==> design/flow/constraint.sdc <==
create_clock -name core_clock -period 4.91 [get_ports {aclk}]
set_input_delay 0.9820 -clock core_clock [delete_from_list [all_inputs] [get_ports {aclk}]]
set_output_delay 0.9820 -clock core_clock [all_outputs]
set_load 0.01 [all_outputs]
==> design/flow/run.sh <==
#!/bin/bash
# the make line also repeats each setting of config.mk as NAME=value (left out here)
make -C /OpenROAD-flow-scripts/flow DESIGN_CONFIG=/design/flow/config.mk WORK_HOME=/design/flow/orfs CLKGATE_MAP_FILE= finish
==> design/flow/design.v <==
`timescale 1ns / 1ps
module gain_core #(
    parameter integer DWIDTH = 16,  
    parameter integer GWIDTH = 16,  
    parameter integer FBITS  = 12   
)(
    input  wire                     clk,
    input  wire                     rst_n,      
    input  wire                     ce,         
    input  wire                     en,         
    input  wire signed [DWIDTH-1:0] data_i,     
    input  wire signed [GWIDTH-1:0] data_gain,  
    output reg  signed [DWIDTH-1:0] data_o      
);
    wire signed [DWIDTH+GWIDTH-1:0] mult_raw;
    wire signed [DWIDTH+GWIDTH-1:0] mult_rounded;
    wire signed [DWIDTH+GWIDTH-1-FBITS:0] mult_scaled;
    localparam signed [DWIDTH-1:0] MAX_VAL = {1'b0, {(DWIDTH-1){1'b1}}};  
    localparam signed [DWIDTH-1:0] MIN_VAL = {1'b1, {(DWIDTH-1){1'b0}}};  
    assign mult_raw = data_i * data_gain;
    assign mult_rounded = mult_raw + (1 << (FBITS-1));
    assign mult_scaled = mult_rounded >>> FBITS;
    always @(posedge clk) begin
        if (!rst_n) begin
            data_o <= 0;
        end else if (ce) begin
            if (!en) begin
                data_o <= data_i;
            end else begin
                if (mult_scaled > MAX_VAL) begin
                    data_o <= MAX_VAL;
                end else if (mult_scaled < MIN_VAL) begin
                    data_o <= MIN_VAL;
                end else begin
                    data_o <= mult_scaled[DWIDTH-1:0];
                end
            end
        end
    end
endmodule
`timescale 1ns / 1ps
module axis_gain_wrapper #(
    parameter integer C_S_AXI_DATA_WIDTH = 32,
    parameter integer C_S_AXI_ADDR_WIDTH = 4,
    parameter integer AUDIO_WIDTH        = 16,
    parameter integer GAIN_FBITS         = 12
)(
    input  wire aclk,
    input  wire aresetn,
    input  wire [31:0] s_axis_tdata,
    input  wire        s_axis_tlast,
    input  wire        s_axis_tvalid,
    output wire        s_axis_tready,
    output wire [31:0] m_axis_tdata,
    output wire        m_axis_tlast,
    output wire        m_axis_tvalid,
    input  wire        m_axis_tready,
    input  wire [C_S_AXI_ADDR_WIDTH-1:0] s_axi_awaddr,
    input  wire                          s_axi_awvalid,
    output reg                           s_axi_awready,
    input  wire [C_S_AXI_DATA_WIDTH-1:0] s_axi_wdata,
    input  wire [3:0]                    s_axi_wstrb,
    input  wire                          s_axi_wvalid,
    output reg                           s_axi_wready,
    output reg  [1:0]                    s_axi_bresp,
    output reg                           s_axi_bvalid,
    input  wire                          s_axi_bready,
    input  wire [C_S_AXI_ADDR_WIDTH-1:0] s_axi_araddr,
    input  wire                          s_axi_arvalid,
    output reg                           s_axi_arready,
    output reg  [C_S_AXI_DATA_WIDTH-1:0] s_axi_rdata,
    output reg  [1:0]                    s_axi_rresp,
    output reg                           s_axi_rvalid,
    input  wire                          s_axi_rready
);
    reg [31:0] reg_control;
    reg [31:0] reg_gain_l;
    reg [31:0] reg_gain_r;
    wire [1:0] addr_w = s_axi_awaddr[3:2];
    wire [1:0] addr_r = s_axi_araddr[3:2];
    always @(posedge aclk) begin
        if (!aresetn) begin
            s_axi_awready <= 1'b0;
            s_axi_wready  <= 1'b0;
            s_axi_bvalid  <= 1'b0;
            s_axi_bresp   <= 2'b00;
            reg_control <= 32'b0;
            reg_gain_l  <= 32'h0000_1000;  
            reg_gain_r  <= 32'h0000_1000;
        end else begin
            if (!s_axi_awready && s_axi_awvalid && s_axi_wvalid) begin
                s_axi_awready <= 1'b1;
                s_axi_wready  <= 1'b1;
                case (addr_w)
                    2'h0: reg_control <= s_axi_wdata;
                    2'h1: reg_gain_l  <= s_axi_wdata;
                    2'h2: reg_gain_r  <= s_axi_wdata;
                    default: ;
                endcase
            end else begin
                s_axi_awready <= 1'b0;
                s_axi_wready  <= 1'b0;
            end
            if (s_axi_awready && !s_axi_bvalid) begin
                s_axi_bvalid <= 1'b1;
                s_axi_bresp  <= 2'b00;
            end else if (s_axi_bready) begin
                s_axi_bvalid <= 1'b0;
            end
        end
    end
    always @(posedge aclk) begin
        if (!aresetn) begin
            s_axi_arready <= 1'b0;
            s_axi_rvalid  <= 1'b0;
            s_axi_rdata   <= 32'b0;
            s_axi_rresp   <= 2'b00;
        end else begin
            if (!s_axi_arready && s_axi_arvalid) begin
                s_axi_arready <= 1'b1;
                s_axi_rvalid  <= 1'b1;
                case (addr_r)
                    2'h0: s_axi_rdata <= reg_control;
                    2'h1: s_axi_rdata <= reg_gain_l;
                    2'h2: s_axi_rdata <= reg_gain_r;
                    default: s_axi_rdata <= 32'b0;
                endcase
            end else begin
                s_axi_arready <= 1'b0;
                if (s_axi_rvalid && s_axi_rready)
                    s_axi_rvalid <= 1'b0;
            end
        end
    end
    reg valid_d;
    reg last_d;
    wire stream_ready = m_axis_tready || !valid_d;
    assign s_axis_tready = stream_ready;
    assign m_axis_tvalid = valid_d;
    assign m_axis_tlast  = last_d;
    wire core_ce     = stream_ready;
    wire gain_enable = reg_control[0];
    gain_core #(
        .DWIDTH(AUDIO_WIDTH),
        .GWIDTH(16),
        .FBITS (GAIN_FBITS)
    ) u_gain_l (
        .clk       (aclk),
        .rst_n     (aresetn),
        .ce        (core_ce),
        .en        (gain_enable),
        .data_i    (s_axis_tdata[15:0]),
        .data_gain (reg_gain_l[15:0]),
        .data_o    (m_axis_tdata[15:0])
    );
    gain_core #(
        .DWIDTH(AUDIO_WIDTH),
        .GWIDTH(16),
        .FBITS (GAIN_FBITS)
    ) u_gain_r (
        .clk       (aclk),
        .rst_n     (aresetn),
        .ce        (core_ce),
        .en        (gain_enable),
        .data_i    (s_axis_tdata[31:16]),
        .data_gain (reg_gain_r[15:0]),
        .data_o    (m_axis_tdata[31:16])
    );
    always @(posedge aclk) begin
        if (!aresetn) begin
            valid_d <= 1'b0;
            last_d  <= 1'b0;
        end else if (stream_ready) begin
            valid_d <= s_axis_tvalid;
            last_d  <= s_axis_tlast;
        end
    end
endmodule
==> design/flow/config.mk <==
export PLATFORM = sky130hd
export DESIGN_NAME = axis_gain_wrapper
export DESIGN_NICKNAME = axis_gain_wrapper
export VERILOG_FILES = /design/flow/design.v
export SDC_FILE = /design/flow/constraint.sdc
export NUM_CORES = 4
export LEC_CHECK = 0
export CAP_MARGIN = 20
export CORE_MARGIN = 2
export CORE_UTILIZATION = 66
export CTS_CLUSTER_SIZE = 14
export PLACE_DENSITY_LB_ADDON = 0.01
export SETUP_SLACK_MARGIN = 0.95
export SLEW_MARGIN = 20
==> results of run 1 <==
==> metrics by stage <==
| stage | setup TNS [ns] | power, mW | hold slack (ns) | std cells |
|---|---|---|---|---|
| finish | -56.93 | 6.237 | 0.4476 | 4008 |
| CTS | -54.38 | 6.005 | 0.4498 | 3988 |
| floorplan | -56.01 | 3.049 | 0.4357 | 3005 |
| global route | -61.96 | 6.569 | 0.4695 | 4007 |
| detailed placement | -87.99 | 4.120 | 0.4407 | 3870 |
| global placement | -83.02 | 4.038 | 0.4354 | 3870 |
==> metal layers <==
layer  wire length (um)  share of wire  global-route usage
met2              39130           0.48              0.6661
met1              29670           0.37              0.4972
met5                 29        0.00036                   0
met4               4517          0.056              0.2049
met3               7459          0.092             0.08700
==> repair_timing <==
item / 4_1_cts / 5_1_grt
gates cloned: 8 / 3
setup buffers: 78 / 16
resized: 331 / 122
setup endpoints to repair: 32 / 32
pin swaps: 214 / 125
==> final cells by class <==
type | instances | area, um^2 | share of cell area
well taps | 518 | 648.1 | 0.01921
diodes | 1 | 2.502 | 0.00007415
clock buffers | 17 | 425.4 | 0.01261
multi-input cells | 2092 | 21160 | 0.6269
flip-flops and latches | 166 | 3329 | 0.09866
inverters | 581 | 2188 | 0.06485
clock inverters | 15 | 198.9 | 0.005895
repair buffers | 618 | 5798 | 0.1718
==> run summary, run 1 <==
Flow results are below.

- The run finished, with violations left.
- The checks that failed were setup timing.
- The cell row count is 72, for reference.
- The synthesized area per cell is 8.699 um^2, for reference.
- Entering global routing, the biggest net connects 91 pins.
- Looking at the max-slew report, the worst-margin pin has a slew of 1.010 ns.
- Global routing finished with a remaining overflow of 0.
- The synthesized netlist occupies a cell area of 26110 um^2.
- The slack of the worst reg-to-reg path is -1.78 ns, for reference.
- The number of H-tree levels is 4, for reference.
- The layout stage reports a final design area of 33750 um^2.
- STA shows the worst min-delay path finishing at u_gain_r.data_o[0].
- The family of cells with the greatest summed delay on the critical path is adder cells, for reference.
- For reference, the final report shows the hold violation count at 0.
- As reported, the later end of the worst-skew pair has a clock insertion delay of 0.48 ns.
- Across the VDD grid, the largest voltage drop is 0.4477 mV.
- The number of cells traversed by the worst register-to-register path is 25, for reference.
- The beginning of the critical path is s_axis_tdata[31], for reference.
- The number of top-level pins is 162, for reference.
- The number of cells on the worst hold path is 2, for reference.
- The commonest register cell is sky130_fd_sc_hd__dfxtp_1.
- The remaining number of nets flagged by the antenna check after routing is 0, for reference.
- TritonRoute output was used to compute an average wire per cell of 20.16 um.
- The end of the worst register-to-register path is u_gain_r.data_o[9], for reference.
- The worst setup path is launched from an input pin.
- The worst slack at placement is -2.855 ns, for reference.
- The internal power summed over all cells is 3.719 mW, for reference.
- The via-per-instance ratio is 5.719, for reference.
- In this run the cell area measured after placement is 30840 um^2.
- Summed over all layers, the routed wires come to 80.81 mm.
- The number of global-route vias before repair is 25.09k, for reference.
- The finished layout reports a core utilization of 0.8691.
- The max-slew check reports its worst relative slack as 0.3233.
- The library cell occupying the most area in the post-synthesis netlist is sky130_fd_sc_hd__fa_1, for reference.
- The timing endpoint of the critical path is u_gain_r.data_o[9], for reference.
- Summing all multiplexer cells gives an area fraction of 0.01303.
- The power report attributes to the combinational group a share of 0.531.
- The share of synthesized registers carrying an async set or reset is 0, for reference.
- Between the synthesized netlist and the finished layout, the area growth was recorded as 29.23%.
- In the synthesized netlist, the dominant kind of combinational cell is adder cells.
- The tally of yosys warning messages is 2, for reference.
- The setup slack after layout is -1.865 ns, for reference.
- Post-route period utilization is reported as 1.380.
- The synthesis-stage register bit count is 166, for reference.
- TritonCTS built the clock tree.
- Of the total power, the share spent switching nets is 0.4038.
- Of the total power, registers draw 0.233.
- In this run, the number of DRC markers left after iteration 0 of detailed routing was 1862.
- The critical path in this run is classified as input pin to flip-flop.
- The synthesized design contains 0 enable-type register cells.
- The initial antenna violation count is 5.
- The pre-antenna-repair detailed-routing pass consisted of 8 iterations.
- In the Yosys stats the netlist draws on 64 distinct library cells.
- The worst register-to-register path begins at reg_gain_r[4].
- Yosys reports a chip area of 26110 um^2.
- The top power consumer group is combinational logic, for reference.
- Note that the worst hold path type here is flip-flop to flip-flop.
- The buffer cell driving the clock tree root is sky130_fd_sc_hd__clkbuf_16, for reference.
- The total clock network power is 1.47 mW, for reference.
- The most frequent cell after synthesis is sky130_fd_sc_hd__inv_1, for reference.
- Max fanout on the critical path was recorded as 7.
- The number of buffers and inverters on the critical path is 8, for reference.
- The clock drives 166 sinks.
- Of the synthesized area, sequential elements account for 0.1273.
- The horizontal die dimension reported for this design is 202.9 um.
- For reference, the clock transition at the flip-flops on the worst setup and hold paths is 0.10 ns.
- The leakage power of the design is 16.41 nW, for reference.
- The final setup skew is 0.02964 ns, for reference.
- Per the CTS log, the buffer count on the longest clock path is 2.
- The global-route wire length before repair is 128.3 mm, for reference.
- The worst-path cell with the longest stage delay is sky130_fd_sc_hd__fa_2, for reference.
- The fraction of synthesized cell area in xor and xnor cells is 0.02079, for reference.
- Timing would allow up to 0.1476 GHz.
- The and-or/or-and share of the synthesized area is 0.09204, for reference.
- Per the run summary, max-cap violations total 0.
- The global routing report lists combined usage of all routing layers as 0.4013.
- The launch instance of the worst min-delay path is u_gain_r.data_o[0], for reference.
- The area fraction of the largest cell type after synthesis is 0.4017.
- At the floorplan stage, the core utilization is reported as 0.6726.
- The clock network power share is 0.236, for reference.
- The wire-length estimate of the detail-placed layout is 58.21 mm.
- Counting every instance in the synthesized netlist gives 3002.
- Power spread over the standard cell area amounts to 184.8 nW/um^2.
- Setup repair after global routing could not meet its margin everywhere.
- Walking the critical path from launch to capture passes 26 cell instances.
- The routed layout has 22.92k vias.
- In this run the standard cell core region covers 38830 um^2.
- Of the total synthesized cell area, the portion taken by full adders, half adders and majority gates is 0.4755.
- The commonest cells after synthesis are sky130_fd_sc_hd__inv_1 (581), sky130_fd_sc_hd__fa_1 (524), sky130_fd_sc_hd__nand2_1 (490), sky130_fd_sc_hd__and2_1 (237), sky130_fd_sc_hd__a21oi_1 (188).
- In this run, the synthesized area fraction spent on and/or/nand/nor cells is recorded as 0.1616.
- The last weighted congestion value of the routability-driven placer is 0.9026, for reference.
- The floorplan step set the die height to 202.9 um.
- At the worst endpoint, the required time is 5.26 ns.
- The final timing report counts setup violations totalling 32.
- The sequential group power is 1.45 mW, for reference.
- After synthesis, the cell types taking the most area are sky130_fd_sc_hd__fa_1 (40%), sky130_fd_sc_hd__dfxtp_1 (13%), sky130_fd_sc_hd__inv_1 (8.4%).
- The full die area is 41170 um^2, for reference.
- The number of buffers created by CTS is 17, for reference.
- STA classifies the critical path endpoint as a flip-flop.
- The number of nets in the finished design is 4240, for reference.
- The final routed DRC violation total is 0, for reference.
- The number of cells in the yosys synthesis report is 3002, for reference.
- The tally of buffers added on design ports is 149, for reference.
- Pins over their slew limit in the final report were tallied at 0.
- The filler cell count in the final layout is 2015, for reference.
- The critical path data arrival time is 7.13 ns, for reference.
- For the combinational group, total power comes out at 3.31 mW.
- The net switching component of the power is 2.518 mW, for reference.
- The time the worst path needs with I/O delays and setup is 6.775 ns, for reference.
- The tally of OpenROAD warnings is 37, for reference.
- The critical path's largest stage delay is 0.59 ns, for reference.
- The number of hold buffers added after cts is 0, for reference.
==> run 2: changes to the inputs <==
CORE_UTILIZATION = 71   (was 66)
CTS_CLUSTER_DIAMETER = 218   (was default)
CTS_CLUSTER_SIZE = 31   (was 14)
HOLD_SLACK_MARGIN = -0.09   (was default)
PLACE_DENSITY_LB_ADDON = default   (was 0.01)
SETUP_SLACK_MARGIN = default   (was 0.95)
TNS_END_PERCENT = 75   (was default)
clock period = 6.67 ns   (was 4.91 ns; I/O delays follow)
==> run summary, run 2 <==
Flow results are below.

- The run finished, with violations left.
- In this run the layout check failures are setup timing.
- In this run the vertical extent of the chip is 195.8 um.
- Sorting the synthesized cells by area gives the leading types as sky130_fd_sc_hd__fa_1 (40%), sky130_fd_sc_hd__dfxtp_1 (13%), sky130_fd_sc_hd__inv_1 (8.4%).
- The post-route clock period utilization is 1.138, for reference.
- Of the total synthesized cell area, the portion taken by XOR and XNOR cells is 0.02079.
- For this run, the final setup violation count is recorded as 32.
- The number of clock sinks came to 166.
- The detailed router's first-iteration violation count is 2880, for reference.
- The sequential share of power is 0.225, for reference.
- Of the synthesized area, sequential elements account for 0.1273.
- STA lists the startpoint of the worst hold path as u_gain_r.data_o[5].
- The area of the core is 36430 um^2, for reference.
- The data required time reported for the critical path is 7.01 ns.
- Across the routed clock network, the largest skew measured is 0.02988 ns.
- The actual transition at the worst max-transition pin is 1.147 ns, for reference.
- In this run the VDD rail shows a maximum IR drop of 0.1986 mV.
- For the clock group, total power comes out at 1.09 mW.
- The maximum root-to-sink buffer count is 2, for reference.
- The filler cell count in the final layout is 1396, for reference.
- The most critical setup path has its startpoint at s_axis_tdata[26].
- Yosys stat counts 3002 cells in the synthesized netlist.
- The number of buffers created by CTS is 17, for reference.
- The die boundary width is 195.8 um, for reference.
- The maximum fanout along the worst path is 8, for reference.
- The overall power after layout is 4.743 mW, for reference.
- Setup repair after global routing could not meet its margin everywhere.
- The final routed DRC violation total is 0, for reference.
- The count of distinct cell types in the synthesized netlist is 64, for reference.
- The analysis attributes to cell leakage a power of 16.12 nW.
- The number of global-route vias before repair came to 27.39k.
- The final layout reports a setup TNS of -23.17 ns.
- The tightest hold margin is 0.4526 ns, for reference.
- Of all flip-flops after synthesis, the portion carrying an async set or reset was 0.
- The share of total power dissipated in combinational logic is 0.545.
- On the worst setup and hold paths after CTS, the clock-pin slew comes to 0.08 ns.
- Looking at the hold checks, the worst path lands on u_gain_r.data_o[5].
- The placement summary gives the final routability congestion estimate as 0.9284.
- Broken down by cell family, the worst path's largest delay share belongs to adder cells.
- The number of maximum-capacitance violations recorded for the run is 0.
- The cell row count is 70, for reference.
- The synthesized netlist occupies a cell area of 26110 um^2.
- Per the synth log, the flip-flop and latch total comes to 166.
- In the synthesized netlist, the dominant kind of combinational cell is adder cells.
- The internal power summed over all cells is 2.728 mW, for reference.
- In the final routed layout, each cell accounts on average for 24.99 um.
- The critical path data arrival time is 7.93 ns, for reference.
- The first global-routing pass estimated 142.1 mm of wire.
- The tally of yosys warning messages is 2, for reference.
- The synthesized area per cell is 8.699 um^2, for reference.
- Measured in cells, the most critical reg-to-reg path has a length of 25.
- The full die area is 38330 um^2, for reference.
- TritonCTS built the clock tree.
- The synthesized chip area reported by yosys is 26110 um^2, for reference.
- Among the stages of the critical path, the cell type that occurs most often is sky130_fd_sc_hd__fa_1.
- The net switching component of the power is 2.015 mW, for reference.
- sky130_fd_sc_hd__fa_1 takes more of the synthesized area than any other cell.
- The end of the worst register-to-register path is u_gain_r.data_o[0], for reference.
- For this run, the share of the core covered by cells in the final layout is 0.9155.
- The max-slew check reports its worst relative slack as 0.2352.
- Warnings raised by the tools during the run amount to 39.
- The critical path's largest stage delay is 0.93 ns, for reference.
- The tally of buffers added on design ports is 149, for reference.
- In the setup report, the worst path falls into the class input pin to flip-flop.
- The maximum frequency from static timing analysis is 0.1318 GHz, for reference.
- The pin count of the biggest net entering global routing is 86, for reference.
- The HPWL after detailed placement is 60.27 mm.
- The via-per-instance ratio is 6.423, for reference.
- The buffer cell driving the clock tree root is sky130_fd_sc_hd__clkbuf_16, for reference.
- The worst-path cell with the longest stage delay is sky130_fd_sc_hd__fa_1, for reference.
- In this run the remaining antenna-violating nets after routing total 0.
- The time the worst path needs with I/O delays and setup is 7.589 ns, for reference.
- The post-synth tally of flip-flops with integrated enable is 0, for reference.
- The startpoint type of the worst setup path is an input pin, for reference.
- Looking at the group totals, the largest power group turns out to be combinational logic.
- The iteration count of the initial detailed-routing pass is 9, for reference.
- Per the synthesis report, the simple-gate share of the synthesized area is 0.1616.
- The reg-to-reg critical path startpoint is reg_gain_r[11], for reference.
- The area fraction in full adders, half adders and majority gates is 0.4755, for reference.
- The clock latency at the later pin of the worst-skew pair is 0.48 ns, for reference.
- The number of H-tree levels is 4, for reference.
- The final max-slew violation count is 0, for reference.
- The total power density per cell area is 142.2 nW/um^2, for reference.
- According to the I/O placement log, the pin count is 162.
- The flow measured a signed area growth from synthesis to layout of 27.73%.
- The slack of the worst reg-to-reg path is -0.67 ns, for reference.
- STA classifies the critical path endpoint as a flip-flop.
- Summed over all layers, the global routing overflow is 0.
- For this run the top cell type by instance count after synthesis was sky130_fd_sc_hd__inv_1.
- The clock network power share is 0.230, for reference.
- Walking the critical path from launch to capture passes 26 cell instances.
- The finished design was reported to have a net count of 4199.
- The switching portion of total power comes to 0.4248.
- The number of cells on the worst hold path is 2, for reference.
- Counting instances in the post-synthesis netlist gives the leading cell types as sky130_fd_sc_hd__inv_1 (581), sky130_fd_sc_hd__fa_1 (524), sky130_fd_sc_hd__nand2_1 (490), sky130_fd_sc_hd__and2_1 (237), sky130_fd_sc_hd__a21oi_1 (188).
- Summing over every cut layer, the via total after detailed routing is 25.17k.
- The number of buffers and inverters on the critical path is 9, for reference.
- The cell count after synthesis is 3002, for reference.
- The primary flip-flop cell chosen by synthesis mapping is sky130_fd_sc_hd__dfxtp_1, for reference.
- Of the post-synthesis cell area, the part taken by muxes is 0.01303.
- The worst min-delay path class is flip-flop to flip-flop, for reference.
- The timing endpoint of the critical path is u_gain_r.data_o[0], for reference.
- The share of synthesized area in the top cell type comes to 0.4017.
- In the post-route analysis, the smallest setup slack over all paths is -0.9191 ns.
- The and-or/or-and share of the synthesized area is 0.09204, for reference.
- The initial standard-cell utilization of the core is 0.7167, for reference.
- The sequential group power is 1.07 mW, for reference.
- Overall routing resource usage recorded by global route was 0.4867.
- Summed over all combinational cells, the power is 2.58 mW.
- The initial antenna violation count was 7.
- Hold-check failures listed in the final report amount to 0.
- The wire length reported by the detailed router is 97.91 mm, for reference.
==> run 2: area by class of cell <==
| class | instances | area (um^2) | area share |
|---|---|---|---|
| Antenna cell | 2 | 5.005 | 0.0001500 |
| Clock buffer | 17 | 425.4 | 0.01275 |
| Clock inverter | 15 | 201.4 | 0.006039 |
| Inverter | 581 | 2188 | 0.06561 |
| Multi-Input combinational cell | 2092 | 21300 | 0.6387 |
| Sequential cell | 166 | 3323 | 0.09963 |
| Tap cell | 468 | 585.6 | 0.01756 |
| Timing Repair Buffer | 577 | 5323 | 0.1596 |
==> run 2: routing by layer <==
metal  track usage  up-vias  part of all wire
li1              -     9940                 -
met1        0.5060    11999              0.30
met2        0.8099     2250              0.46
met3        0.1441      967              0.12
met4        0.4206       10              0.11
met5      0.002554        -           0.00064
==> run 2: through the flow <==
stage,worst slack (ns),cells,area [um^2]
after floorplan,-0.4150,3005,26390
after global placement,-1.382,3784,30390
after detailed placement,-1.614,3784,30390
after CTS,-0.3203,3898,32830
after global routing,-1.086,3916,33350
final,-0.9191,3918,33360
==> run 2: timing repair <==
action | in CTS | in global routing
pin swaps | 235 | 124
resized | 421 | 122
hold endpoints to repair | 0 | 0
cloned | 7 | 0
buffers inserted | 75 | 28
hold buffers | 0 | 0
endpoints found under the setup margin | 32 | 32
==> run 3: changes to the inputs <==
CORE_ASPECT_RATIO = 0.69   (was default)
CORE_UTILIZATION = 29   (was 71)
CTS_CLUSTER_DIAMETER = default   (was 218)
CTS_CLUSTER_SIZE = default   (was 31)
GPL_TIMING_DRIVEN = 1   (was default)
HOLD_SLACK_MARGIN = -0.1   (was -0.09)
MIN_ROUTING_LAYER = met2   (was default)
PLACE_DENSITY = 0.56   (was default)
SLEW_MARGIN = 25   (was 20)
TNS_END_PERCENT = 5   (was 75)
clock period = 8.0 ns   (was 6.67 ns; I/O delays follow)
==> run summary, run 3 <==
Flow results are below.

- The beginning of the critical path is s_axis_tdata[5], for reference.
- The worst min-delay path endpoint is u_gain_r.data_o[6], for reference.
- The script computed the net switching share of total power as 0.4104.
- The tightest hold margin is 0.4458 ns, for reference.
- The synthesized chip area reported by yosys is 26110 um^2, for reference.
- The cell-mix breakdown from Yosys lists the simple-gate area share as 0.1616.
- In this run the remaining antenna-violating nets after routing total 0.
- The worst-path cell with the longest stage delay is sky130_fd_sc_hd__fa_1, for reference.
- Of the total power, the clock network draws 0.263.
- According to the floorplan report, the die width is 365.3 um.
- The synthesized area per cell is 8.699 um^2, for reference.
- CTS reports a maximum clock tree buffer depth of 2.
- The floorplan has 91 rows.
- Of the post-synthesis cell area, the dominant cell type holds 0.4017.
- Per the OpenROAD floorplan log, the height of the die is 253.3 um.
- The number of max-cap violations is 0, for reference.
- The library cell occupying the most area in the post-synthesis netlist is sky130_fd_sc_hd__fa_1, for reference.
- The sequential share of power is 0.252, for reference.
- The power report puts the net switching power at 1.466 mW.
- The tally of yosys warning messages is 2, for reference.
- The time the worst path needs with I/O delays and setup is 7.841 ns, for reference.
- The power report attributes to the combinational group a share of 0.485.
- In the post-route report, total wirelength is listed as 79.89 mm.
- Entering global routing, the biggest net connects 94 pins.
- The cell count after synthesis is 3002, for reference.
- The total number of cells along the worst setup path is 26, for reference.
- Setup repair after global routing could not meet its margin everywhere.
- The relative area change from synthesis to final layout is 23.53%, for reference.
- The final setup skew is 0.01728 ns, for reference.
- The headroom to the max-slew limit is 0.2808, for reference.
- Per the placement log, port buffering inserted 149 buffers.
- Of all flip-flops after synthesis, the portion carrying an async set or reset was 0.
- The synthesized area is 26110 um^2, for reference.
- The total grt overflow is 0, for reference.
- The critical path's largest stage delay is 0.54 ns, for reference.
- Sequential cells consume a total of 901 uW.
- STA classifies the critical path endpoint as a flip-flop.
- The cell-mix breakdown from Yosys lists the compound-gate area share as 0.09204.
- The initial antenna violation count is 1, for reference.
- For this run, the number of standard cells in the final layout without fillers is 4540.
- Per Yosys stat, the portion of area used by sequential elements is 0.1273.
- The final timing report lists a max-slew violation count of 0.
- The timing endpoint of the critical path is u_gain_l.data_o[11], for reference.
- The number of hold buffers added after cts is 0, for reference.
- The worst min-delay path class is flip-flop to flip-flop, for reference.
- In the CTS report, the clock slew at the register clock pins of the worst setup and hold paths is listed as 0.08 ns.
- The initial standard-cell utilization of the core is 0.2925, for reference.
- For the completed layout, the total cell area is recorded as 32260 um^2.
- The most common cell type on the critical path is sky130_fd_sc_hd__fa_1, for reference.
- The tally of OpenROAD warnings is 35, for reference.
- The number of cells in the yosys synthesis report is 3002, for reference.
- The report lists the power per cell area as 110.7 nW/um^2.
- After floorplanning, the core was sized to cover 89270 um^2.
- After synthesis, the share of cell area in mux cells is 0.01303.
- STA puts the critical path data arrival time at 8.23 ns.
- The number of cells on the worst hold path is 2, for reference.
- By area the synthesized netlist is led by sky130_fd_sc_hd__fa_1 (40%), sky130_fd_sc_hd__dfxtp_1 (13%), sky130_fd_sc_hd__inv_1 (8.4%).
- The average routed wire per standard cell is 17.60 um, for reference.
- After detailed placement, the design holds a cell count of 4463.
- The area fraction in full adders, half adders and majority gates is 0.4755, for reference.
- The buffer cell driving the clock tree root is sky130_fd_sc_hd__clkbuf_16, for reference.
- The critical path is of the input pin to flip-flop type.
- In the final design database the tool counted 4067 nets.
- The via-per-instance ratio is 6.186, for reference.
- The leakage power of the design is 15.35 nW, for reference.
- Looking at the cell usage after synthesis, the top flip-flop cell is sky130_fd_sc_hd__dfxtp_1.
- Detailed routing inserted a total of 28.08k vias.
- The slack of the worst reg-to-reg path is 0.77 ns, for reference.
- The post-route clock period utilization is 0.9801, for reference.
- The aggregate negative setup slack is 0 ns, for reference.
- STA classifies the critical path startpoint as an input pin.
- The most frequent cell after synthesis is sky130_fd_sc_hd__inv_1, for reference.
- The pin closest to its max-slew limit shows a slew of 1.077 ns.
- The clock latency at the later pin of the worst-skew pair is 0.50 ns, for reference.
- Per the timing report, the most critical flop-to-flop path originates at reg_gain_l[3].
- The placed instances occupy a cell area of 30780 um^2.
- Per the timing report, the biggest fanout along the worst path comes to 7.
- The number of clock sinks seen by CTS is 166, for reference.
- The combinational-cell power consumption is 1.73 mW, for reference.
- The number of cells traversed by the worst register-to-register path is 22, for reference.
- The first global-routing pass estimated 123.1 mm of wire.
- The script reports the combined buffer and inverter count of the critical path as 8.
- In this run, the synthesized area fraction spent on xor and xnor cells is recorded as 0.02079.
- The last weighted congestion value of the routability-driven placer is 0.9478, for reference.
- Per STA, the worst path accumulates the most delay in the family adder cells.
- The post-synth tally of flip-flops with integrated enable is 0, for reference.
- The clock tree synthesis step divided the H-tree into 4 levels.
- The violation tally recorded at the end of detailed-routing iteration 0 is 2828.
- TritonCTS built the clock tree.
- The run finished with no timing, DRC or antenna violations.
- The number of global-route vias before repair came to 33.26k.
- Looking at the reg2reg group, the worst path ends at u_gain_l.data_o[11].
- The flow reports an fmax of 0.1275 GHz.
- Clock tree synthesis inserted a total of 17 buffers.
- The launch instance of the worst min-delay path is u_gain_r.data_o[6], for reference.
- In this run the VDD rail shows a maximum IR drop of 0.1707 mV.
- The count of distinct cell types in the synthesized netlist is 64, for reference.
- The count of endpoints failing hold in the final timing report is 0, for reference.
- In this run the full chip footprint comes out at 92510 um^2.
- After synthesis the netlist holds a flip-flop and latch count of 166.
- Ranked by instance count, the synthesized netlist is headed by sky130_fd_sc_hd__inv_1 (581), sky130_fd_sc_hd__fa_1 (524), sky130_fd_sc_hd__nand2_1 (490), sky130_fd_sc_hd__and2_1 (237), sky130_fd_sc_hd__a21oi_1 (188).
- The internal power summed over all cells is 2.106 mW, for reference.
- For this run, the detailed router's first-pass iteration total came to 12.
- The overall fraction of global-route tracks in use is 0.2626, for reference.
- The final routed DRC violation total is 0, for reference.
- The total clock network power is 939 uW, for reference.
- For this run, the share of the core covered by cells in the final layout is 0.3614.
- STA puts the critical path data required time at 8.38 ns.
- The largest family of logic cells by area is adder cells, for reference.
- The top power consumer group is combinational logic, for reference.
- The final timing report counts setup violations totalling 0.
- According to the I/O placement log, the pin count is 162.
- Detailed placement ended at an HPWL of 60.96 mm.
## run 3: routing by layer
metal	global-route usage	wire length (um)	up-vias
li1	-	-	9645
met5	0.1086	905	-
met3	0.4354	38850	445
met4	0.03139	3964	27
met2	0.2523	36170	7258
met1	-	0	10708
## run 3: layout make-up
cell class	count	area, um^2
fillers	9263	57010
multi-input cells	2092	20400
repair buffers	445	4155
flip-flops and latches	166	3324
inverters	581	2183
well taps	1209	1513
clock buffers	17	425.4
clock inverters	15	220.2
diodes	15	37.54
## run 3: stage by stage
stage               power, mW  worst slack, ns
finish                  3.572           0.1592
CTS                     3.416          0.05267
floorplan               1.825          0.01054
detailed placement      2.480          -0.4323
global route            3.816         -0.07979
global placement        2.467          -0.4249
## run 3: what timing repair did
action | in CTS | in global routing
resized | 0 | 118
setup buffers | 0 | 27
setup endpoints to repair | 0 | 32
==> run 4: changes to the inputs <==
CORE_ASPECT_RATIO = default   (was 0.69)
CORE_UTILIZATION = 71   (was 29)
CTS_CLUSTER_DIAMETER = 218   (was default)
CTS_CLUSTER_SIZE = 31   (was default)
GPL_TIMING_DRIVEN = default   (was 1)
HOLD_SLACK_MARGIN = -0.09   (was -0.1)
MIN_ROUTING_LAYER = default   (was met2)
PLACE_DENSITY = 0.63   (was 0.56)
SLEW_MARGIN = 20   (was 25)
TNS_END_PERCENT = 75   (was 5)
clock period = 6.55 ns   (was 8.0 ns; I/O delays follow)
==> run summary, run 4 <==
Flow results are below.

- The die boundary width is 195.8 um, for reference.
- The clock network power reported by the tool is 1.12 mW.
- The and-or/or-and share of the synthesized area is 0.09204, for reference.
- The number of clock buffers added by TritonCTS is 17.
- The post-synth tally of flip-flops with integrated enable is 0, for reference.
- The detailed router's first-iteration violation count is 2638, for reference.
- Per the power-grid run, VDD falls by no more than 0.1900 mV.
- The tally of OpenROAD warnings is 39, for reference.
- The timing report gives the worst reg2reg path a setup slack of -0.35 ns.
- The share of synthesized area spent on multiplexers is 0.01303, for reference.
- The share of synthesized registers carrying an async set or reset is 0, for reference.
- The startpoint identified for the worst register-to-register timing path is reg_gain_r[11].
- The final setup skew is 0.02353 ns, for reference.
- The flow reports power dissipated in combinational cells as 2.42 mW.
- STA classifies the critical path startpoint as an input pin.
- For the sequential group, total power comes out at 1.09 mW.
- The run did not pass the layout checks because of setup timing.
- The end of the worst register-to-register path is u_gain_r.data_o[10], for reference.
- The script logs the mean routed wire length per placed instance as 22.76 um.
- The final max-slew violation count is 0, for reference.
- The cell count after synthesis is 3002, for reference.
- After detailed routing, the number of vias per cell comes to 6.149.
- Detailed placement reports a standard cell area of 30310 um^2.
- Once detail routing completed, the nets flagged for antenna violations numbered 0.
- The first global-routing pass estimated 130.5 mm of wire.
- The aggregate negative setup slack is -18.86 ns, for reference.
- For this run, design rule violations remaining after detail routing come to 0.
- The final timing report derives a shortest allowable period of 7.284 ns.
- The vertical die dimension is 195.8 um, for reference.
- The area of the core is 36430 um^2, for reference.
- The synthesis-stage register bit count is 166, for reference.
- The count of distinct cell types in the synthesized netlist is 64, for reference.
- The clock tree from TritonCTS is built, for reference.
- The worst min-delay path endpoint is u_gain_r.data_o[7], for reference.
- For this design, the sink count on the clock tree is 166.
- The maximum fanout along the worst path is 8, for reference.
- The initial standard-cell utilization of the core is 0.7167, for reference.
- The primary flip-flop cell chosen by synthesis mapping is sky130_fd_sc_hd__dfxtp_1, for reference.
- For this design, Yosys synthesis ends with a cell count of 3002.
- Summed over all cells, the static leakage comes to 16.11 nW.
- The report puts the cell count of the worst reg-to-reg path at 25.
- The H-tree generated during clock tree synthesis spans 4 levels.
- The clock network power share is 0.241, for reference.
- The total power density per cell area is 140.7 nW/um^2, for reference.
- The share of the Yosys chip area taken by registers is 0.1273.
- Among all stages on the critical path, the largest delay is contributed by sky130_fd_sc_hd__fa_1.
- The share of total power dissipated in sequential elements is 0.236.
- The synthesized area per cell is 8.699 um^2, for reference.
- In the post-synthesis netlist, the biggest area contributors are sky130_fd_sc_hd__fa_1 (40%), sky130_fd_sc_hd__dfxtp_1 (13%), sky130_fd_sc_hd__inv_1 (8.4%).
- In this run the worst setup path begins at s_axis_tdata[24].
- The number of cells on the worst hold path is 2, for reference.
- In this run the clock root is driven by a sky130_fd_sc_hd__clkbuf_16.
- The post-route clock period utilization is 1.112, for reference.
- The worst setup path is of the input pin to flip-flop kind.
- The internal power summed over all cells is 2.694 mW, for reference.
- The maximum root-to-sink buffer count is 2, for reference.
- With fillers left out, the area of the finished cells amounts to 32880 um^2.
- The synthesized area is 26110 um^2, for reference.
- The total grt overflow is 0, for reference.
- The relative area change from synthesis to final layout is 25.91%, for reference.
- The power report attributes to the combinational group a share of 0.523.
- Max-cap violations in this run came to 0.
- Of the total power, the share spent switching nets is 0.4176.
- The STA report counts the stages on the worst setup path as 27.
- Counting both buffers and inverters, the worst setup path holds a total of 9.
- The initial antenna violation count is 4.
- According to the dpl log, the detail-placed design has an HPWL of 59.11 mm.
- The routed design has 88.81 mm of wire.
- The worst setup path is captured at a flip-flop.
- The maximum frequency from static timing analysis is 0.1373 GHz, for reference.
- Per the detail_route report, the via count comes to 23.99k.
- The count of endpoints failing hold in the final timing report is 0, for reference.
- Per the synthesis report, the simple-gate share of the synthesized area is 0.1616.
- In the CTS report, the clock slew at the register clock pins of the worst setup and hold paths is listed as 0.08 ns.
- The largest family of logic cells by area is adder cells, for reference.
- The area recorded from the Yosys report for this design is 26110 um^2.
- The setup slack after layout is -0.7336 ns, for reference.
- The cell type that accounts for the most area after synthesis is sky130_fd_sc_hd__fa_1.
- OpenSTA lists the critical path endpoint as u_gain_r.data_o[10].
- On the critical path the largest part of the delay comes from adder cells.
- The headroom to the max-slew limit is 0.2747, for reference.
- The critical path's largest stage delay is 0.56 ns, for reference.
- The actual transition at the worst max-transition pin is 1.088 ns, for reference.
- The cell row count is 70, for reference.
- The launch instance of the worst min-delay path is u_gain_r.data_o[7], for reference.
- The last weighted congestion value of the routability-driven placer is 0.9675, for reference.
- The report puts the hold buffer count at CTS at 0.
- The pre-antenna-repair detailed-routing pass consisted of 8 iterations.
- The flow ran to the end, but the layout failed its checks.
- In the synthesized netlist, the cells that appear most often are sky130_fd_sc_hd__inv_1 (581), sky130_fd_sc_hd__fa_1 (524), sky130_fd_sc_hd__nand2_1 (490), sky130_fd_sc_hd__and2_1 (237), sky130_fd_sc_hd__a21oi_1 (188).
- The area fraction in full adders, half adders and majority gates is 0.4755, for reference.
- The number of nets in the finished design is 4181, for reference.
- Per the skew report, the later register of the worst-skew pair sees a clock latency of 0.48 ns.
- The most frequently used library cell after synthesis is sky130_fd_sc_hd__inv_1.
- The critical path data arrival time is 7.69 ns, for reference.
- The area fraction of the largest cell type after synthesis is 0.4017.
- The most critical min-delay path falls under flip-flop to flip-flop.
- Setup repair after global routing could not meet its margin everywhere.
- The final-report setup violation count is 32, for reference.
- STA puts the critical path data required time at 6.95 ns.
- The full die area is 38330 um^2, for reference.
- Of the total synthesized cell area, the portion taken by XOR and XNOR cells is 0.02079.
- The number of global-route vias before repair is 25.51k, for reference.
- The number of top-level pins is 162, for reference.
- The Yosys step of the flow raised 2 warnings.
- The overall fraction of global-route tracks in use is 0.4430, for reference.
- The tally of buffers added on design ports is 149, for reference.
- Entering global routing, the biggest net connects 77 pins.
- Per STA, the library cell used most along the worst path is sky130_fd_sc_hd__fa_1.
- In the power breakdown, the biggest contributor is combinational logic.
- Per the OpenROAD power report, switching power amounts to 1.932 mW.
-- run 4: what timing repair did --
| item | 4_1_cts | 5_1_grt |
|---|---|---|
| pin swaps | 139 | 126 |
| endpoints found under the setup margin | 32 | 32 |
| buffers inserted | 38 | 46 |
| gates resized | 221 | 166 |
| cloned | 5 | 5 |
-- run 4: stage by stage --
stage / total power, mW / setup slack (ns) / hold WS (ns) / util / std cells
after detailed placement: 3.055 / -1.497 / 0.4395 / 0.8318 / 3775
after global routing: 4.819 / -0.8692 / 0.4762 / 0.9023 / 3899
after floorplan: 2.276 / -0.5110 / 0.4357 / - / 3005
after CTS: 4.346 / -0.8936 / 0.4503 / 0.8804 / 3850
after global placement: 2.965 / -1.268 / 0.4321 / 0.8318 / 3775
final: 4.626 / -0.7336 / 0.4495 / 0.9024 / 3901
-- run 4: metal layers --
metal,GRT usage,wire [um],vias to the layer above
met2,0.7545,42850,1800
li1,-,-,9887
met3,0.1037,9104,715
met1,0.4842,28050,11581
met5,0,27,-
met4,0.3350,8767,4
-- run 4: cell type report --
cell class / count / area [um^2]
clock inverters: 15 / 206.4
fillers: 1577 / 3555
repair buffers: 559 / 5170
inverters: 581 / 2188
well taps: 468 / 585.6
clock buffers: 17 / 425.4
diodes: 3 / 7.507
flip-flops and latches: 166 / 3323
multi-input cells: 2092 / 20970
==> run 5: changes to the inputs <==
CORE_UTILIZATION = 40   (was 71)
CTS_CLUSTER_DIAMETER = default   (was 218)
CTS_CLUSTER_SIZE = default   (was 31)
HOLD_SLACK_MARGIN = default   (was -0.09)
PLACE_DENSITY = default   (was 0.63)
TNS_END_PERCENT = default   (was 75)
clock period = 9.14 ns   (was 6.55 ns; I/O delays follow)
==> run summary, run 5 <==
Flow results are below.

- The global route stage reports its total congestion overflow as 0.
- The number of vias after detailed routing is 19.88k, for reference.
- The most common cell type on the critical path is sky130_fd_sc_hd__fa_1, for reference.
- The sequential group power is 786 uW, for reference.
- The half-perimeter wire length after detailed placement is 55.02 mm, for reference.
- The synthesized area per cell is 8.699 um^2, for reference.
- The first global-routing pass estimated 114.0 mm of wire.
- For reference, the critical path cell chain is clkdlybuf4s50_1 -> buf_4 -> nand2_1 -> fa_1 -> inv_1 -> fa_1 -> fa_1 -> fa_1 -> fa_1 -> inv_1 -> fa_1 -> inv_1 -> ha_1 -> nand4_1 -> a211oi_1 -> a22oi_2 -> a21boi_4 -> a311oi_4 -> o31a_2 -> xor2_1 -> a41o_1 -> buf_4 -> a21oi_1 -> o21ai_1.
- The report gives the cell count of the worst hold path as 2.
- Of the available clock period, the critical path in the final layout requires 0.9221.
- The post-synth register bit count is 166.
- Looking at the max-slew report, the worst-margin pin has a slew of 1.047 ns.
- STA shows the worst reg2reg path with a cell count of 24.
- For this design, the sink count on the clock tree is 166.
- The total power density per cell area is 93.48 nW/um^2, for reference.
- The final timing report lists a hold violation count of 0.
- In the global route stage, overall resource usage came out at 0.2181.
- After detailed routing, the average wire length per cell comes to 17.41 um.
- The remaining number of nets flagged by the antenna check after routing is 0, for reference.
- The aggregate negative setup slack is 0 ns, for reference.
- The final routed DRC violation total is 0, for reference.
- The most critical hold endpoint after final layout shows a slack of 0.4488 ns.
- The fraction of synthesized cell area in xor and xnor cells is 0.02079, for reference.
- Among all stages on the critical path, the maximum delay recorded is 0.78 ns.
- The final weighted congestion recorded by global placement is 0.8652.
- Per the detail_route report, vias per standard cell equal 5.004.
- The total clock network power is 767 uW, for reference.
- The fraction of power spent switching nets is 0.4068, for reference.
- The cell-mix breakdown from Yosys lists the simple-gate area share as 0.1616.
- The pin count of the biggest net entering global routing is 97, for reference.
- The tally of buffers added on design ports is 149, for reference.
- The floorplan step set the die width to 259.5 um.
- The final-report setup violation count is 0, for reference.
- In this run the most critical hold path is launched from u_gain_r.data_o[12].
- The headroom to the max-slew limit is 0.3018, for reference.
- The initial antenna violation count is 0, for reference.
- The timing endpoint of the critical path is u_gain_r.data_o[13], for reference.
- The synthesized area is 26110 um^2, for reference.
- In this run the number of cells on the critical path is 24.
- The library cell occupying the most area in the post-synthesis netlist is sky130_fd_sc_hd__fa_1, for reference.
- The top power consumer group is combinational logic, for reference.
- For this design, the CTS-stage hold fixing added 0 buffers.
- The area fraction of the dominant cell type after synthesis is 0.4017, for reference.
- The sort of element at the end of the critical path is a flip-flop, for reference.
- Per the skew report, the later register of the worst-skew pair sees a clock latency of 0.49 ns.
- The share of total power dissipated in the clock network is 0.279.
- Setup repair after global routing left no endpoint under its margin.
- The pre-antenna-repair detailed-routing pass consisted of 5 iterations.
- The tally of yosys warning messages is 2, for reference.
- The net switching component of the power is 1.118 mW, for reference.
- The cell row count is 93, for reference.
- Of all nets on the critical path, the largest fanout is 10.
- By count the netlist is led by sky130_fd_sc_hd__inv_1 (581), sky130_fd_sc_hd__fa_1 (524), sky130_fd_sc_hd__nand2_1 (490), sky130_fd_sc_hd__and2_1 (237), sky130_fd_sc_hd__a21oi_1 (188).
- The worst ir drop on vdd is 0.1588 mV, for reference.
- In the power breakdown, the internal column shows 1.630 mW.
- The worst min-delay path endpoint is u_gain_r.data_o[12], for reference.
- The family of cells with the greatest summed delay on the critical path is adder cells, for reference.
- The sequential share of power is 0.286, for reference.
- In this run the post-CTS setup repair buffer count came out at 0.
- The startpoint type of the worst setup path is an input pin, for reference.
- The number of gates resized after cts is 0, for reference.
- The number of top-level pins is 162, for reference.
- The chip area line in the Yosys stat output reads 26110 um^2.
- The full die area is 67350 um^2, for reference.
- Setup slack on the worst reg-to-reg path comes out at 1.88 ns.
- CTS placed an instance of sky130_fd_sc_hd__clkbuf_16 at the clock tree root.
- For reference, the top cells by area after synthesis are sky130_fd_sc_hd__fa_1 (40%), sky130_fd_sc_hd__dfxtp_1 (13%), sky130_fd_sc_hd__inv_1 (8.4%).
- The wire length reported by the detailed router is 69.13 mm, for reference.
- The most frequent cell after synthesis is sky130_fd_sc_hd__inv_1, for reference.
- The number of buffers and inverters on the critical path is 6, for reference.
- The tally of OpenROAD warnings is 34, for reference.
- The area of the core is 64460 um^2, for reference.
- The worst-path cell with the longest stage delay is sky130_fd_sc_hd__clkdlybuf4s50_1, for reference.
- The number of global-route vias before repair is 21.11k, for reference.
- The flow ran to the end and the layout has no timing, DRC or antenna violations.
- The reg-to-reg critical path startpoint is reg_gain_l[1], for reference.
- The detailed router's first-iteration violation count is 1043, for reference.
- For this run, asynchronously set or reset flops after synthesis account for 0.
- The initial standard-cell utilization of the core is 0.4051, for reference.
- For the final database, setup skew stands at 0.01369 ns.
- Per the timing report, the most critical flop-to-flop path finishes at u_gain_l.data_o[9].
- The worst path in the final design needs a cycle of 8.428 ns, including I/O delays and setup.
- The cell count after synthesis is 3002, for reference.
- Of the combinational cells, the family taking the most area is adder cells.
- Measured along the y axis, the die boundary spans 259.5 um.
- The net count of the finished layout is 3866.
- The critical path class is input pin to flip-flop, for reference.
- The share of synthesized area spent on multiplexers is 0.01303, for reference.
- The number of buffers created by CTS is 17, for reference.
- The combinational fraction of design power is 0.435, for reference.
- The count of distinct cell types in the synthesized netlist is 64, for reference.
- Among all flip-flop cells after synthesis, the most frequent one is sky130_fd_sc_hd__dfxtp_1.
- The combinational-cell power consumption is 1.20 mW, for reference.
- On the worst setup and hold paths after CTS, the clock-pin slew comes to 0.08 ns.
- At the worst endpoint, the required time is 9.56 ns.
- The sequential element share of the synthesized area is 0.1273, for reference.
- The and-or/or-and share of the synthesized area is 0.09204, for reference.
- The leakage power of the design is 14.03 nW, for reference.
- TritonCTS built the clock tree.
- The beginning of the critical path is s_axis_tdata[22], for reference.
- In this run, the synthesized area fraction spent on adder and majority cells is recorded as 0.4755.
- For this run, the top clock speed supported by timing is 0.1186 GHz.
- Compared with the post-synthesis result, the final layout area differs by 12.58%.
- The clock passes through at most 2 buffers.
- In this run, synthesis inferred 0 flip-flops with an integrated enable.
- Per the final report, max-transition violations number 0.
- In the Yosys report the total cell count is 3002.
- According to the timing report, the arrival time at the worst endpoint equals 8.85 ns.
- The most critical min-delay path falls under flip-flop to flip-flop.
- The number of max-cap violations is 0, for reference.
- The number of H-tree levels is 4, for reference.
run 5: final cells by class:
class,instances,area (um^2)
repair buffers,244,2237
fillers,6393,35060
diodes,2,5.005
clock buffers,17,425.4
inverters,581,2183
clock inverters,15,181.4
well taps,855,1070
flip-flops and latches,166,3323
multi-input cells,2092,19970
run 5: per-stage QoR:
stage	instances	util	worst slack, ns	power (mW)	cell area (um^2)
floorplan	3005	-	0.9225	1.597	26130
global placement	3938	0.4466	0.2648	1.990	28790
detailed placement	3938	0.4466	0.2223	1.999	28790
CTS	3970	0.4560	0.7272	2.777	29390
global route	3970	0.4560	0.1836	2.959	29390
finish	3972	0.4561	0.7116	2.748	29400
run 5: metal layers:
metal,track usage,wire [um],vias up
met5,0,0,-
met4,0.06753,1773,0
met3,0.03290,3521,83
met2,0.3621,32950,439
met1,0.2936,30890,10076
li1,-,-,9277
==> run 6: changes to the inputs <==
CORE_UTILIZATION = 71   (was 40)
CTS_CLUSTER_DIAMETER = 36   (was default)
CTS_CLUSTER_SIZE = 51   (was default)
PLACE_DENSITY_LB_ADDON = 0.06   (was default)
SETUP_SLACK_MARGIN = 1.96   (was default)
TNS_END_PERCENT = 5   (was default)
clock period = 6.77 ns   (was 9.14 ns; I/O delays follow)
==> run summary, run 6 <==
Flow results are below.

- The run finished, with violations left.
- The report lists the violated layout checks as setup timing.
- The reg-to-reg critical path startpoint is reg_gain_r[3], for reference.
- The tally of yosys warning messages is 2, for reference.
- The initial standard-cell utilization of the core is 0.7167, for reference.
- STA puts the critical path data arrival time at 8.10 ns.
- On the reported timing paths, the clock transition at the registers reads 0.08 ns.
- The synthesis-stage register bit count is 166, for reference.
- The area fraction of the dominant cell type after synthesis is 0.4017, for reference.
- The total clock network power is 1.11 mW, for reference.
- Entering global routing, the biggest net connects 83 pins.
- The number of hold buffers added after CTS was 0.
- Across every metal layer, demand over resource in global routing totals 0.4288.
- The number of vias after detailed routing is 23.92k, for reference.
- The core region is 36430 um^2.
- Clock latency on the worst-skew pair, taken at its later pin, is 0.49 ns.
- The remaining number of nets flagged by the antenna check after routing is 0, for reference.
- The synthesized area is 26110 um^2, for reference.
- Measured against the total synthesized area, the mux share comes to 0.01303.
- The number of cells after detailed placement is 3785, for reference.
- The timing endpoint of the critical path is u_gain_r.data_o[12], for reference.
- The post-synth tally of flip-flops with integrated enable is 0, for reference.
- The end of the worst register-to-register path is u_gain_r.data_o[12], for reference.
- The final timing report lists clock skew as 0.02423 ns.
- The initial antenna violation count was 0.
- The finished layout reports a core utilization of 0.8905.
- The critical path class is input pin to flip-flop, for reference.
- The commonest cells after synthesis are sky130_fd_sc_hd__inv_1 (581), sky130_fd_sc_hd__fa_1 (524), sky130_fd_sc_hd__nand2_1 (490), sky130_fd_sc_hd__and2_1 (237), sky130_fd_sc_hd__a21oi_1 (188).
- According to the floorplan report, the die width is 195.8 um.
- Setup repair after global routing could not meet its margin everywhere.
- The tally of buffers added on design ports is 149, for reference.
- The clock network power share is 0.249, for reference.
- The required time at the worst endpoint is listed as 7.17 ns.
- The setup slack after layout is -0.9379 ns, for reference.
- CTS reports a maximum clock tree buffer depth of 2.
- The family of cells with the greatest summed delay on the critical path is adder cells, for reference.
- The primary flip-flop cell chosen by synthesis mapping is sky130_fd_sc_hd__dfxtp_1, for reference.
- The number of clock sinks came to 166.
- The violation tally recorded at the end of detailed-routing iteration 0 is 2527.
- The cell that appears most often on the critical path is sky130_fd_sc_hd__fa_1.
- The area fraction in full adders, half adders and majority gates is 0.4755, for reference.
- Looking at the critical path, the highest net fanout was 7.
- The count of endpoints failing hold in the final timing report is 0, for reference.
- The largest family of logic cells by area is adder cells, for reference.
- The worst min-delay path endpoint is u_gain_r.data_o[8], for reference.
- The worst hold path passes through 2 cells.
- The critical path's largest stage delay is 0.56 ns, for reference.
- The count of antenna diodes in the layout is 0, for reference.
- After legalization and detailed placement, the total HPWL measured 59.80 mm.
- The synthesized instance count is 3002.
- The count of distinct cell types in the synthesized netlist is 64, for reference.
- Of the total power, registers draw 0.237.
- The sort of element at the end of the critical path is a flip-flop, for reference.
- Per the layout report, the design carries 1662 filler cells.
- The average routed wire per standard cell is 22.60 um, for reference.
- The first TritonRoute pass finished after 7 iterations.
- The leakage power of the design is 15.85 nW, for reference.
- The share of synthesized registers carrying an async set or reset is 0, for reference.
- The final max-slew violation count is 0, for reference.
- The power report attributes to the combinational group a share of 0.514.
- The number of global-route vias before repair was 25.26k.
- The post-layout instance count excluding filler cells is 3882, for reference.
- The maximum frequency from static timing analysis is 0.1297 GHz, for reference.
- The final routed DRC violation total is 0, for reference.
- The post-synthesis simple-gate area fraction is 0.1616, for reference.
- The tightest hold margin is 0.4508 ns, for reference.
- The actual transition at the worst max-transition pin is 1.050 ns, for reference.
- The library cell occupying the most area in the post-synthesis netlist is sky130_fd_sc_hd__fa_1, for reference.
- In this run the layout overhead on the synthesized area is reported as 24.24%.
- The time the worst path needs with I/O delays and setup is 7.708 ns, for reference.
- According to the floorplan report, the total die area is 38330 um^2.
- The wire length reported by the detailed router is 87.73 mm, for reference.
- The clock tree from TritonCTS is built, for reference.
- The average instance in the mapped netlist occupies 8.699 um^2.
- The top power consumer group is combinational logic, for reference.
- At the end of routability-driven placement, the weighted congestion stood at 0.9328.
- Of the synthesized area, sequential elements account for 0.1273.
- The post-route cell area is 32440 um^2, for reference.
- Per the post-run analysis, buffers plus inverters along the critical path come to 10.
- Summing all placed instances gives a cell area of 30240 um^2.
- The critical path crosses 28 cells after its start point.
- Per the GRT congestion report, total overflow comes to 0.
- The total power density per cell area is 136.9 nW/um^2, for reference.
- Cell internal power was estimated by the tool at 2.572 mW.
- The synthesized netlist was found by Yosys to have 3002 cells.
- Sequential power for this build is 1.05 mW.
- CTS built an H-tree with a depth of 4.
- The worst min-delay path class is flip-flop to flip-flop, for reference.
- The worst register-to-register path depth is 27.
- Measured against its own limit, the worst slew margin works out to 0.2985.
- The number of buffers created by CTS is 17, for reference.
- The worst-case reg-to-reg setup slack stands at -0.61 ns.
- The beginning of the critical path is s_axis_tdata[19], for reference.
- The first global-routing pass estimated 126.8 mm of wire.
- In this run the core area contains 70 standard-cell rows.
- The fraction of power spent switching nets is 0.4207, for reference.
- The launch instance of the worst min-delay path is u_gain_r.data_o[8], for reference.
- At the placement stage, the worst setup path has a slack of -1.413 ns.
- The tally of OpenROAD warnings is 37, for reference.
- Summed over all nets, the switching power comes to 1.868 mW.
- The startpoint type of the worst setup path is an input pin, for reference.
- In this run, the synthesized area fraction spent on xor and xnor cells is recorded as 0.02079.
- In the post-synthesis netlist, the biggest area contributors are sky130_fd_sc_hd__fa_1 (40%), sky130_fd_sc_hd__dfxtp_1 (13%), sky130_fd_sc_hd__inv_1 (8.4%).
- The via-per-instance ratio is 6.162, for reference.
- The buffer cell driving the clock tree root is sky130_fd_sc_hd__clkbuf_16, for reference.
- Yosys instantiated no cell more often than sky130_fd_sc_hd__inv_1.
- The number of nets in the finished design is 4165, for reference.
- The post-route clock period utilization is 1.139, for reference.
- Max-cap violations in this run came to 0.
- The vertical die dimension is 195.8 um, for reference.
- The worst ir drop on vdd is 0.1803 mV, for reference.
- The and-or/or-and share of the synthesized area is 0.09204, for reference.
- After synthesis, the chip area reported by Yosys is 26110 um^2.
- The worst-path cell with the longest stage delay is sky130_fd_sc_hd__fa_1, for reference.
- The number of top-level pins is 162, for reference.
- Combinational cells consume a total of 2.28 mW.
- The final report lists the setup-violating endpoint count as 32.
==> run 6: per-stage QoR <==
step	TNS, ns	power [mW]
5_1_grt	-32.80	4.647
3_5_place_dp	-42.10	2.956
6_report	-25.26	4.441
2_1_floorplan	-10.86	2.186
3_3_place_gp	-38.18	2.874
4_1_cts	-16.70	4.158
==> run 6: layer usage <==
metal / part of all wire / vias to the layer above / global-route usage
met5: 0 / - / 0
met4: 0.091 / 0 / 0.2783
met2: 0.48 / 1764 / 0.7422
li1: - / 9870 / -
met3: 0.11 / 690 / 0.09077
met1: 0.32 / 11595 / 0.4843
==> run 6: cell type report <==
| type | instances | area (um^2) | share of cell area |
|---|---|---|---|
| clock buffers | 17 | 425.4 | 0.01311 |
| repair buffers | 543 | 4822 | 0.1486 |
| multi-input cells | 2092 | 20890 | 0.6437 |
| inverters | 581 | 2186 | 0.06737 |
| flip-flops and latches | 166 | 3323 | 0.1024 |
| well taps | 468 | 585.6 | 0.01805 |
| clock inverters | 15 | 216.5 | 0.006672 |
==> run 6: timing repair <==
action | CTS | global route
setup buffers | 25 | 37
endpoints found under the setup margin | 32 | 32
cloned | 3 | 0
endpoints found under the hold margin | 0 | 0
pin swaps | 87 | 144
gates resized | 137 | 177
==> run 7: changes to the inputs <==
CORE_ASPECT_RATIO = 0.59   (was default)
CORE_UTILIZATION = 40   (was 71)
CTS_CLUSTER_DIAMETER = 149   (was 36)
CTS_CLUSTER_SIZE = 57   (was 51)
GPL_ROUTABILITY_DRIVEN = 0   (was default)
GPL_TIMING_DRIVEN = 0   (was default)
HOLD_SLACK_MARGIN = 0.1   (was default)
PLACE_DENSITY_LB_ADDON = default   (was 0.06)
SETUP_SLACK_MARGIN = default   (was 1.96)
TNS_END_PERCENT = 20   (was 5)
clock period = 8.0 ns   (was 6.77 ns; I/O delays follow)
==> run summary, run 7 <==
Flow results are below.

- The launch instance of the worst min-delay path is u_gain_l.data_o[4], for reference.
- The aggregate negative setup slack is 0 ns, for reference.
- The critical path class is input pin to flip-flop, for reference.
- The vertical die dimension reported for this design is 200.3 um.
- The global routing report lists combined usage of all routing layers as 0.2521.
- Setup repair after global routing could not meet its margin everywhere.
- From synthesis to final layout, the design area changed by 14.73%.
- For this design, the slowest cell found on the critical path is sky130_fd_sc_hd__fa_2.
- Buffers inserted during clock tree synthesis total 17.
- Per the detail_route report, DRC violations left total 0.
- On the critical path the data arrives at 8.26 ns.
- The overall power after layout is 3.318 mW, for reference.
- The area fraction of the dominant cell type after synthesis is 0.4017, for reference.
- Per Yosys stat, the portion of area used by sequential elements is 0.1273.
- The net switching component of the power is 1.396 mW, for reference.
- The count of endpoints failing hold in the final timing report is 0, for reference.
- For reference, the mux area share after synthesis is 0.01303.
- According to the finish report, the design has a final net count of 3949.
- The clock latency at the later pin of the worst-skew pair is 0.47 ns, for reference.
- The reg-to-reg critical path startpoint is reg_gain_r[8], for reference.
- The combinational power reported by the tool is 1.52 mW.
- For the worst setup path, the data required time is 8.39 ns.
- The overall die size recorded for this design is 67420 um^2.
- The cell count after synthesis is 3002, for reference.
- The internal portion of the total power is 1.922 mW.
- In the synthesized netlist, the cells that appear most often are sky130_fd_sc_hd__inv_1 (581), sky130_fd_sc_hd__fa_1 (524), sky130_fd_sc_hd__nand2_1 (490), sky130_fd_sc_hd__and2_1 (237), sky130_fd_sc_hd__a21oi_1 (188).
- The floorplan has 71 rows.
- The worst VDD IR drop from the latest analysis is 0.1510 mV.
- The number of buffers and inverters on the critical path is 7, for reference.
- The number of max-cap violations is 0, for reference.
- The horizontal die dimension reported for this design is 336.6 um.
- For this run, the detailed router's first-pass iteration total came to 7.
- Summing all multi-input logic gate instances after layout gives 20230 um^2.
- Of the total power, registers draw 0.268.
- The end of the worst register-to-register path is u_gain_r.data_o[2], for reference.
- The headroom to the max-slew limit is 0.2964, for reference.
- The final max-slew violation count recorded for this run is 0.
- The synthesis-stage register bit count is 166, for reference.
- The total number of cells along the worst setup path is 23, for reference.
- The mapped netlist covers 26110 um^2.
- A synthesized cell averages 8.699 um^2.
- The fraction of the core area covered by cells at the end of the flow is 0.4671, for reference.
- The first global-routing pass estimated 127.9 mm of wire.
- For the worst flop-to-flop path, the logic depth is 26.
- The largest total area in the synthesized netlist belongs to sky130_fd_sc_hd__fa_1.
- In this design, the critical path's most frequently occurring cell is sky130_fd_sc_hd__fa_1.
- In this run the remaining antenna-violating nets after routing total 0.
- TritonCTS built the clock tree.
- The actual transition at the worst max-transition pin is 1.055 ns, for reference.
- The critical path's largest stage delay is 0.73 ns, for reference.
- The buffer cell driving the clock tree root is sky130_fd_sc_hd__clkbuf_16, for reference.
- The switching portion of total power comes to 0.4208.
- The beginning of the critical path is s_axis_tdata[31], for reference.
- The initial antenna violation count is 7, for reference.
- The synthesized netlist was found by Yosys to have 3002 cells.
- In this run, the synthesized area fraction spent on xor and xnor cells is recorded as 0.02079.
- Power attributed to the clock group is 909 uW.
- The combinational fraction of design power is 0.458, for reference.
- In the floorplan report the effective utilization is 0.4071.
- The maximum fanout along the worst path is 10, for reference.
- The synthesized netlist contains 64 unique library cells.
- The clock slew seen by the registers of the worst setup and hold paths is 0.08 ns, for reference.
- The post-synthesis simple-gate area fraction is 0.1616, for reference.
- Entering global routing, the biggest net connects 20 pins.
- The final-report setup violation count is 0, for reference.
- In the synthesized netlist the async set-or-reset flop fraction comes to 0.
- In this run the deepest clock path goes through 2 buffers.
- The clock tree has to reach 166 sinks.
- The footprint of the flip-flops and latches is 3323 um^2, for reference.
- Of the total synthesized cell area, the portion taken by full adders, half adders and majority gates is 0.4755.
- The sort of element at the end of the critical path is a flip-flop, for reference.
- The tally of OpenROAD warnings is 36, for reference.
- After synthesis, the chip area reported by Yosys is 26110 um^2.
- The via-per-instance ratio is 5.087, for reference.
- The clock network power share is 0.274, for reference.
- Detailed routing inserted a total of 20.73k vias.
- After global routing the overflow that remains totals 0.
- The synthesis report lists the most area-consuming cells as sky130_fd_sc_hd__fa_1 (40%), sky130_fd_sc_hd__dfxtp_1 (13%), sky130_fd_sc_hd__inv_1 (8.4%).
- The flow ran to the end and the layout has no timing, DRC or antenna violations.
- For hold timing, the worst endpoint is u_gain_l.data_o[4].
- Hold analysis shows the worst path with a depth of 2.
- By area, the combinational part of the netlist is dominated by adder cells.
- The time the worst path needs with I/O delays and setup is 7.872 ns, for reference.
- CTS built an H-tree with a depth of 4.
- Traced cell by cell, the critical path runs through clkbuf_4 -> buf_6 -> nand2_1 -> inv_1 -> fa_2 -> fa_2 -> buf_4 -> fa_1 -> fa_1 -> fa_1 -> inv_1 -> fa_1 -> inv_1 -> ha_1 -> a21o_1 -> o21bai_1 -> a311oi_4 -> nor3_2 -> o311a_1 -> o21ai_4 -> buf_12 -> a21oi_1 -> o21ai_0.
- The post-route clock period utilization is 0.9841, for reference.
- The average routed wire per standard cell is 20.20 um, for reference.
- Per STA, the endpoint of the critical path is u_gain_r.data_o[2].
- The worst min-delay path class is flip-flop to flip-flop, for reference.
- The post-synth tally of flip-flops with integrated enable is 0, for reference.
- The number of top-level pins is 162, for reference.
- The wire length reported by the detailed router is 82.35 mm, for reference.
- STA reports a reg2reg setup slack of 0.23 ns.
- The synthesis report names the predominant flop master as sky130_fd_sc_hd__dfxtp_1.
- The half-perimeter wire length after detailed placement is 69.37 mm, for reference.
- The and-or/or-and share of the synthesized area is 0.09204, for reference.
- The maximum frequency from static timing analysis is 0.1270 GHz, for reference.
- The number of hold buffers added after cts is 0, for reference.
- For the sequential group, total power comes out at 891 uW.
- For the final database, setup skew stands at 0.01821 ns.
- In this run, the number of DRC markers left after iteration 0 of detailed routing was 1858.
- The worst setup path is launched from an input pin.
- During placement, the flow inserted port buffers numbering 145.
- The top power consumer group is combinational logic, for reference.
- The total power density per cell area is 110.7 nW/um^2, for reference.
- The most frequent cell after synthesis is sky130_fd_sc_hd__inv_1, for reference.
- The number of global-route vias before repair is 20.42k, for reference.
- The area of the core is 64140 um^2, for reference.
- The power report puts the leakage power at 14.17 nW.
- The filler cell count in the final layout is 6423, for reference.
- The warning tally printed by Yosys for this design is 2.
- Among cell families on the critical path, the largest total delay comes from adder cells.
==> run 7: timing repair <==
item / CTS / global route
setup endpoints to repair: 32 / 32
pin swaps: 11 / 24
buffers inserted: 12 / 14
resized: 175 / 146
==> run 7: final cells by class <==
class | count | area share
Inverter | 581 | 0.07279
Sequential cell | 166 | 0.1109
Multi-Input combinational cell | 2092 | 0.6752
Tap cell | 876 | 0.03658
Timing Repair Buffer | 171 | 0.05346
Clock buffer | 17 | 0.01420
Buffer | 156 | 0.02969
Clock inverter | 15 | 0.007016
Antenna cell | 2 | 0.0001670
==> run 7: per-stage QoR <==
stage	instances	setup slack [ns]	instance area [um^2]	hold WS, ns
CTS	4061	-0.02041	29700	0.4522
global route	4075	-0.09116	29960	0.4626
finish	4076	0.1275	29960	0.4500
floorplan	3005	0.01054	26130	0.4357
global placement	4026	-2.504	28670	0.4412
detailed placement	4026	-2.207	28680	0.4404
==> run 7: layer usage <==
| metal | up-vias | share of wire | global-route usage |
|---|---|---|---|
| li1 | 9441 | - | - |
| met1 | 10340 | 0.51 | 0.4251 |
| met2 | 903 | 0.36 | 0.3112 |
| met3 | 43 | 0.11 | 0.07561 |
| met4 | 6 | 0.0089 | 0.03013 |
| met5 | - | 0.00045 | 0 |
Power and IR drop assume default switching activity.
